== v44 ==
## fp_mul
module fp_mul(clk, op1, op2, result, under, over);
input wire clk;
input wire [15:0] op1, op2;
output reg [15:0] result;
output reg under, over;
reg [15:0] op1reg, op2reg;
wire [21:0] signew;
wire [4:0] expnew;
wire signnew;
wire [15:0] fp_result;
wire fp_under, fp_over;
always @(posedge clk)
begin
	op1reg <= op1;
	op2reg <= op2;
	result <= fp_result;
	under <= fp_under;
	over <= fp_over;
end
fp1 stage1(.sig1(op1reg[10:0]), .sig2(op2reg[10:0]), .exp1(op1reg[14:11]), .exp2(op2reg[14:11]),
	.sign1(op1reg[15]), .sign2(op2reg[15]), .signew(signew), .expnew(expnew), .signnew(signnew));
fp2 stage2(.sig(signew), .exp(expnew), .sign(signnew), .fp_result(fp_result), .under(fp_under), .over(fp_over));
endmodule
For scale: roughly 50 flip-flops.
==> flow/config.mk <==
export PLATFORM = sky130hd
export DESIGN_NAME = fp_mul
export DESIGN_NICKNAME = fp_mul
export VERILOG_FILES = /design/flow/design.v
export SDC_FILE = /design/flow/constraint.sdc
export NUM_CORES = 4
export LEC_CHECK = 0
export CAP_MARGIN = 20
export CORE_MARGIN = 2
export CORE_UTILIZATION = 70
export CTS_CLUSTER_SIZE = 34
export PLACE_DENSITY = 0.64
export SETUP_SLACK_MARGIN = 1.02
export SLEW_MARGIN = 20
==> flow/constraint.sdc <==
create_clock -name core_clock -period 3.9 [get_ports {clk}]
set_input_delay 0.7800 -clock core_clock [delete_from_list [all_inputs] [get_ports {clk}]]
set_output_delay 0.7800 -clock core_clock [all_outputs]
set_load 0.01 [all_outputs]
run.sh (not shown) runs the stock make flow with config.mk's settings and CLKGATE_MAP_FILE=.
Seen in the log of v44: GRT-0232 during global routing, after which the run never completed.
Input changes introduced in v58 (baseline for comparison: v44):
# v44
export LEC_CHECK = 0
export CAP_MARGIN = 20
export CORE_MARGIN = 2
export CORE_UTILIZATION = 70
export CTS_CLUSTER_SIZE = 34
export PLACE_DENSITY = 0.64
export SETUP_SLACK_MARGIN = 1.02
export SLEW_MARGIN = 20
create_clock -name core_clock -period 3.9 [get_ports {clk}]
# v58
export LEC_CHECK = 0
export ABC_AREA = 1
export CAP_MARGIN = 20
export CORE_MARGIN = 2
export CORE_UTILIZATION = 72
export CTS_CLUSTER_SIZE = 10
export SLEW_MARGIN = 20
create_clock -name core_clock -period 1.59 [get_ports {clk}]
Findings:
v58: it failed with a tool error in clock tree synthesis, so there are no final results.
The simple logic cell fraction of the synthesized area reported for v58 is greater than that of v44 by 4.8 points.
Part of the Yosys area used for sequential elements delta for v58 relative to v44: 1.2 points lower
Cell count after synthesis ends up lower on v44.
Number of rows created at floorplan in v58 is 3.2% above v44.
Number of nets at floorplan: v58 vs v44 up 183
What v10 does differently from v58 at the input level:
# v58
export LEC_CHECK = 0
export ABC_AREA = 1
export CAP_MARGIN = 20
export CORE_MARGIN = 2
export CORE_UTILIZATION = 72
export CTS_CLUSTER_SIZE = 10
export SLEW_MARGIN = 20
create_clock -name core_clock -period 1.59 [get_ports {clk}]
# v10
export LEC_CHECK = 0
export CAP_MARGIN = 20
export CORE_MARGIN = 2
export CORE_UTILIZATION = 70
export CTS_CLUSTER_SIZE = 22
export SETUP_SLACK_MARGIN = -0.11
export SLEW_MARGIN = 20
create_clock -name core_clock -period 3.9 [get_ports {clk}]
--- outcome ---
Run status, v10: aborted in global routing, error GRT-0232
Number of standard cells after synthesis of v10 falls short of that of v58 by more than 10%.
Against v58, v10 reports a fraction of the mapped netlist area in simple logic gates that is lower.
On v10: site row count is 3.1% lower than what v58 gave.
| area enclosed by the die boundary | v10 vs v58 | 310 um^2 lower |
Compared with v58, v10 shows portion of the post-synthesis area used by sequential elements higher by 1.2 points.
On multiplexer area fraction after synthesis, the higher figure sits with v10, not v58.
Going from v58 to v10, mapped cell area shrinks by 360 um^2.
Of v58 and v10, the run reporting the higher post-DP HPWL was v58.
v10 vs v58: last weighted congestion value of the routability-driven placer down by more than 10%
The lower share of synthesized cell area in and-or and or-and compound cells of v58 and v10 is in v58.
Of v58 and v10, the run reporting the higher count of unique library cells instantiated by Yosys was v10.
diff inputs: v10 => v21
# v10
export LEC_CHECK = 0
export CAP_MARGIN = 20
export CORE_MARGIN = 2
export CORE_UTILIZATION = 70
export CTS_CLUSTER_SIZE = 22
export SETUP_SLACK_MARGIN = -0.11
export SLEW_MARGIN = 20
create_clock -name core_clock -period 3.9 [get_ports {clk}]
# v21
export LEC_CHECK = 0
export CAP_MARGIN = 20
export CORE_MARGIN = 2
export CORE_UTILIZATION = 58
export SETUP_SLACK_MARGIN = 1.02
export SLEW_MARGIN = 20
create_clock -name core_clock -period 3.9 [get_ports {clk}]
Results
v21 vs. v10: number of placement rows went up by 13%.
Although v21 finished all stages, its layout failed final checks on negative setup slack.
Share of synthesized cell area in and-or and or-and compound cells of v21 is on par with v10.
Going from v10 to v21, the core outline area was found to have gone up by 24%.
Diff v10 -> v21: quantity of gates resized following cts now sits higher; post-synthesis net count now sits at about the same level; total die size now sits higher; overall die height now sits higher; unique cell type count in the Yosys netlist now sits at about the same level.
The x dimension of the die number comes out higher for v21 vs v10.
v21 vs v10: total placed cells including tap cells up by a few percent

========
== v42 ==
The RTL this note starts from:
==> flow/design.v <==
module fp1(sig1, sig2, exp1, exp2, sign1, sign2, signew, expnew, signnew);
input wire [10:0] sig1, sig2; 
input wire [3:0] exp1, exp2;
input wire sign1, sign2;
output wire [21:0] signew;
output wire [4:0] expnew;
output wire signnew;
assign expnew = exp1 + exp2 - 3'b111;
assign signew = sig1 * sig2;
assign signnew = sign1 ^ sign2;
endmodule
module fp2(sig, exp, sign, fp_result, under, over);
input wire [21:0] sig;
input wire [4:0] exp;
input wire sign;
output wire [15:0] fp_result;
output wire under, over;
reg [21:0] tempsig;
reg [4:0] tempexp;
reg underflow;
reg overflow;
always @(*)
begin
	if(sig[20]==1'b0)
		begin
			tempsig = sig >> 1;
			tempexp = exp + 1'b1;
		end
	else 
		begin
			tempsig = sig;
			tempexp = exp;
		end
	if (tempexp > 5'd24) underflow = 1'b1;
	else underflow = 1'b0;
	if (tempexp[4]==1) overflow = 1'b1;
	else overflow =1'b0;
end
assign fp_result = {sign, tempexp[3:0], tempsig[19:9] };
assign under = underflow;
assign over = overflow;
endmodule
module fp_mul(clk, op1, op2, result, under, over);
input wire clk;
input wire [15:0] op1, op2;
output reg [15:0] result;
output reg under, over;
reg [15:0] op1reg, op2reg;
wire [21:0] signew;
wire [4:0] expnew;
wire signnew;
wire [15:0] fp_result;
wire fp_under, fp_over;
always @(posedge clk)
begin
	op1reg <= op1;
	op2reg <= op2;
	result <= fp_result;
	under <= fp_under;
	over <= fp_over;
end
fp1 stage1(.sig1(op1reg[10:0]), .sig2(op2reg[10:0]), .exp1(op1reg[14:11]), .exp2(op2reg[14:11]),
	.sign1(op1reg[15]), .sign2(op2reg[15]), .signew(signew), .expnew(expnew), .signnew(signnew));
fp2 stage2(.sig(signew), .exp(expnew), .sign(signnew), .fp_result(fp_result), .under(fp_under), .over(fp_over));
endmodule
make LEC_CHECK=0 CAP_MARGIN=5 CORE_MARGIN=2 CORE_UTILIZATION=67 SETUP_SLACK_MARGIN=-0.28 SLEW_MARGIN=20 finish   # period 3.9 ns
Completing all stages was not enough for v42: its layout failed the final checks because of negative setup slack.
diff inputs: v42 => v8
- an added ABC_AREA of 1
- a change of CORE_UTILIZATION from 67 to 71
- an added PLACE_DENSITY of 0.81
- a deleted SETUP_SLACK_MARGIN that had been -0.28
- an added CTS_CLUSTER_DIAMETER of 199
- an added CTS_CLUSTER_SIZE of 35
- a change of the clock period (ns, I/O delays scaled along) from 3.9 to 4.24
==> comparison <==
Compared with v42, v8 shows a higher post-CTS setup-driven buffer insertion count.
The flow ended early for v8: it failed with a tool error in 5_1_grt.
Delta(number of cells upsized or downsized after cts, v8 - v42) > 0
Note that the number of placed instances, taps included recorded for v42 amounts to 0.812 times the value seen in v8.
When v8 is set beside v42, its mapped cell area turns out to be 360 µm² larger.
> inputs changed (v8 -> v4)
- a change of CORE_UTILIZATION from 71 to 40
- a change of CAP_MARGIN from 5 to 20
- a deleted ABC_AREA that had been 1
- a deleted PLACE_DENSITY that had been 0.81
- a deleted CTS_CLUSTER_DIAMETER that had been 199
- a deleted CTS_CLUSTER_SIZE that had been 35
- a change of the clock period (ns, I/O delays scaled along) from 4.24 to 5.15
## What came out
- v8 never completed, since it errored out during 5_1_grt.
- v4 finished all stages; the layout is clean.
- [compare] base=v8 new=v4: post-placement cell count went down by about 13%; synthesized chip area reported by yosys went down by about 6%.
- Relative to v8, the synthesized cell count measured on v4 has decreased by more than 10%.
- Compared with v8, chip area in v4 increased by more than half.
Setup changes, v4 to v6
- CORE_UTILIZATION now 25, was 40
[summary]
Between v4 and v6, met1 wire length is higher for v6, v4 comes in under that. v6 vs. v4: reg2reg setup slack went up by 0.12 ns. Hold slack delta for v6 relative to v4: 0.0048 ns higher. Proportion of total power due to net switching was higher in the run labelled v4.
For v12, these inputs were changed with respect to v6:
- a change of CORE_UTILIZATION from 25 to 65
- an added ABC_AREA of 1
- a change of the clock period (ns, I/O delays scaled along) from 5.15 to 5.83
Notes after the runs:
When v12 is measured against v6, its biggest cell delay along the critical path turns out 0.11 ns higher. Total power: v12 vs v6 down about 27%. Measured against v6, the synthesized cell count of v12 comes out at 1.3 times the reference value. Measured against each other, v12 and v6 differ in die extent in y, the lower figure coming from v12. Taking v6 as the reference, in v12 final worst-path cycle share moved down, global-route met2 utilization now larger. Instance count after placement with tap cells included was lower in the run labelled v12. Changes observed in v12 relative to v6: share of the synthesized netlist area taken by xor and xnor gates lost 0.94 points, utilization moved up, worst-case hold slack now larger, detailed-routed wire length on met3 climbed 270 µm.
Input-level comparison between v37 and v12:
- CORE_UTILIZATION: 65 -> 71
- the clock period (ns, I/O delays scaled along): 5.83 -> 1.59
v37: aborted in 4_1_cts (tool error). Taking v12 as the reference, in v37 area of the mapped netlist shows no meaningful change, cell total after placement increased by 8.6% relative to the old numbers, half-perimeter wire length after detailed placement increased by 31% relative to the old numbers, total core area went down by about 10%, chip height decreased by about 4% relative to the old numbers.

========
== harbor ==
RTL: the design.v shown in full above, as it stands there.
clock: 5.61 ns
lec_check: 0
abc_area: 1
cap_margin: 20
cell_pad_in_sites_detail_placement: 0
core_aspect_ratio: 0.93
core_margin: 2
core_utilization: 72
cts_cluster_diameter: 300
cts_cluster_size: 99
place_density: 0.35
setup_slack_margin: 1.48
slew_margin: 35
tns_end_percent: 70
In summary, harbor completed successfully, with a layout that passed the timing, design-rule and antenna checks.
#### Input delta (pepper over harbor)
Settings: clearing PLACE_DENSITY, which used to be 0.35; clearing SETUP_SLACK_MARGIN, which used to be 1.48; swapping 99 for 14 in CTS_CLUSTER_SIZE; putting PLACE_DENSITY_LB_ADDON at 0.25 where nothing was set; swapping 300 for 46 in CTS_CLUSTER_DIAMETER; swapping 0.93 for 0.83 in CORE_ASPECT_RATIO; clearing ABC_AREA, which used to be 1; swapping 5.61 for 5.04 in the clock period (ns, I/O delays scaled along).
==> results <==
As the logs show, pepper stopped at global routing (5_1_grt) after a tool error, so it never reached the end of the flow.
Going from harbor to pepper, the die area was shrunk.
Taking harbor as the reference point, the number of instances in the placed design of pepper falls by about 16%.
Changes observed in pepper relative to harbor: post-synthesis adder-cell area fraction climbed 2.8 points; die outline width climbed about 2.3%.
Yosys chip area: pepper < harbor
Total cells reported by yosys after synthesis, harbor and pepper, lower one = pepper.
In pepper, weighted congestion at the end of routability-driven global placement is lower than in harbor.
harbor → pepper: parity-gate share of the synthesized area counting xor and xnor cells shows an increase of 0.94 points; synthesized cell count shrank by about 24%.
For sierra, these inputs were changed with respect to pepper:
Settings: CORE_UTILIZATION changed from 72 to 45; CTS_CLUSTER_DIAMETER changed from 46 to 300; PLACE_DENSITY_LB_ADDON changed from 0.25 to 0.22; ABC_AREA newly set to 1; CTS_CLUSTER_SIZE changed from 14 to 99; SETUP_SLACK_MARGIN newly set to -0.25.
Results
pepper never completed, since it errored out during global routing (5_1_grt). sierra: flow completed, timing, DRC and antenna clean. Delta (sierra minus pepper): post-synthesis cell type count now smaller, die size increased 5500 sq um. Synthesized cell count for sierra is higher than for pepper. When the final numbers for sierra and pepper were put side by side, the core utilization at floorplan turned out to be greater in pepper. | routability-driven placement congestion ratio | sierra vs pepper | 1.5% lower |. pepper -> sierra: instance count after placement with tap cells included increased by more than a quarter. Post-synthesis chip area from yosys of sierra exceeds that of pepper by a few percent. Register share after synthesis delta for sierra relative to pepper: 1.2 points lower. Going from pepper to sierra, register bit count reported by yosys now sits at about the same level, post-detailed-placement cell area now sits higher, die outline height now sits higher.

========
Setup of build 32:
RTL: the design.v shown in full above, as it stands there.
Settings: LEC_CHECK=0, ABC_AREA=1, CAP_MARGIN=5, CELL_PAD_IN_SITES_DETAIL_PLACEMENT=0, CORE_ASPECT_RATIO=0.83, CORE_MARGIN=2, CORE_UTILIZATION=71, CTS_CLUSTER_DIAMETER=46, CTS_CLUSTER_SIZE=73, SETUP_SLACK_MARGIN=1.22, SLEW_MARGIN=35, TNS_END_PERCENT=70; clock period 5.04 ns.
Build 32: it failed during global routing, and the tool reported GRT-0232.
diff inputs: build 32 => build 81
Settings: CAP_MARGIN now 20, was 5; CTS_CLUSTER_SIZE now 99, was 73; CORE_UTILIZATION now 61, was 71; CTS_CLUSTER_DIAMETER now 43, was 46; SETUP_SLACK_MARGIN no longer set, was 1.22; ABC_AREA no longer set, was 1.
--- outcome ---
For count of instances resized after the clock tree is built, dividing the value from build 81 by the value from build 32 gives 0.812.
Build 81 ran in full, but the layout does not pass; the checks complain about negative setup slack.
Build 32 has a higher number of cells after detailed placement than build 81.
Share of synthesized cell area in and, or, nand and nor gates: build 81 < build 32
--- input diff build 81..build 19 ---
Settings: CAP_MARGIN now 30, was 20; PLACE_DENSITY now 0.74, previously not set; HOLD_SLACK_MARGIN now -0.09, previously not set; CELL_PAD_IN_SITES_GLOBAL_PLACEMENT now 3, previously not set; CTS_CLUSTER_DIAMETER now 28, was 43; CORE_ASPECT_RATIO now 1.6, was 0.83; CORE_UTILIZATION now 60, was 61; ABC_AREA now 1, previously not set; TNS_END_PERCENT now 20, was 70; GPL_ROUTABILITY_DRIVEN now 0, previously not set; GPL_TIMING_DRIVEN now 1, previously not set; SETUP_SLACK_MARGIN now 0.54, previously not set; CORE_MARGIN now 6, was 2.
==> results <==
Build 19 terminated abnormally: global placement without I/O reported GPL-0301. From the logs: build 81 reached the end of the flow and failed the layout checks with negative setup slack. | post-synthesis xor/xnor area fraction | build 19 vs build 81 | 0.94 points lower |. The chip area in the Yosys report in build 19 was higher than what build 81 gave. Taking build 81 as the reference, in build 19 area share of fa/ha/maj cells after synthesis decreased 2.8 points; area after synthesis increased by about 7% relative to the old numbers; synthesized-area fraction occupied by ao, oa, aoi and oai cells fell 4.4 points; initial standard-cell utilization of the core rose 0.28 points. Compared with build 81, in build 19 count of different cell masters after synthesis moved down, full die area moved up, fraction of the mapped netlist area in simple logic gates moved up, synthesized cell count moved up.
--- input diff build 19..build 76 ---
Settings: CORE_ASPECT_RATIO changed from 1.6 to 0.83; CORE_UTILIZATION changed from 60 to 67; GPL_ROUTABILITY_DRIVEN removed (was 0); CTS_CLUSTER_SIZE changed from 99 to 73; TNS_END_PERCENT changed from 20 to 70; GPL_TIMING_DRIVEN removed (was 1); HOLD_SLACK_MARGIN removed (was -0.09); CORE_MARGIN changed from 6 to 2; SETUP_SLACK_MARGIN removed (was 0.54); CAP_MARGIN changed from 30 to 20; PLACE_DENSITY removed (was 0.74); CTS_CLUSTER_DIAMETER changed from 28 to 46; CELL_PAD_IN_SITES_GLOBAL_PLACEMENT removed (was 3).
Findings:
Per the final summary, build 76 finished and its layout is clean on timing, DRC and antenna.
From build 19 to build 76, async set-or-reset flop fraction in the synthesized netlist did not move at all.
The number of flops mapped to enable cells by yosys of build 19 and that of build 76 are within noise of each other.
Compared with build 19, build 76 shows a floorplan row count that is 32% lower.
In terms of fraction of the mapped netlist area in adder cells, build 19 and build 76 differ only marginally.
Power and IR drop assume default switching activity.
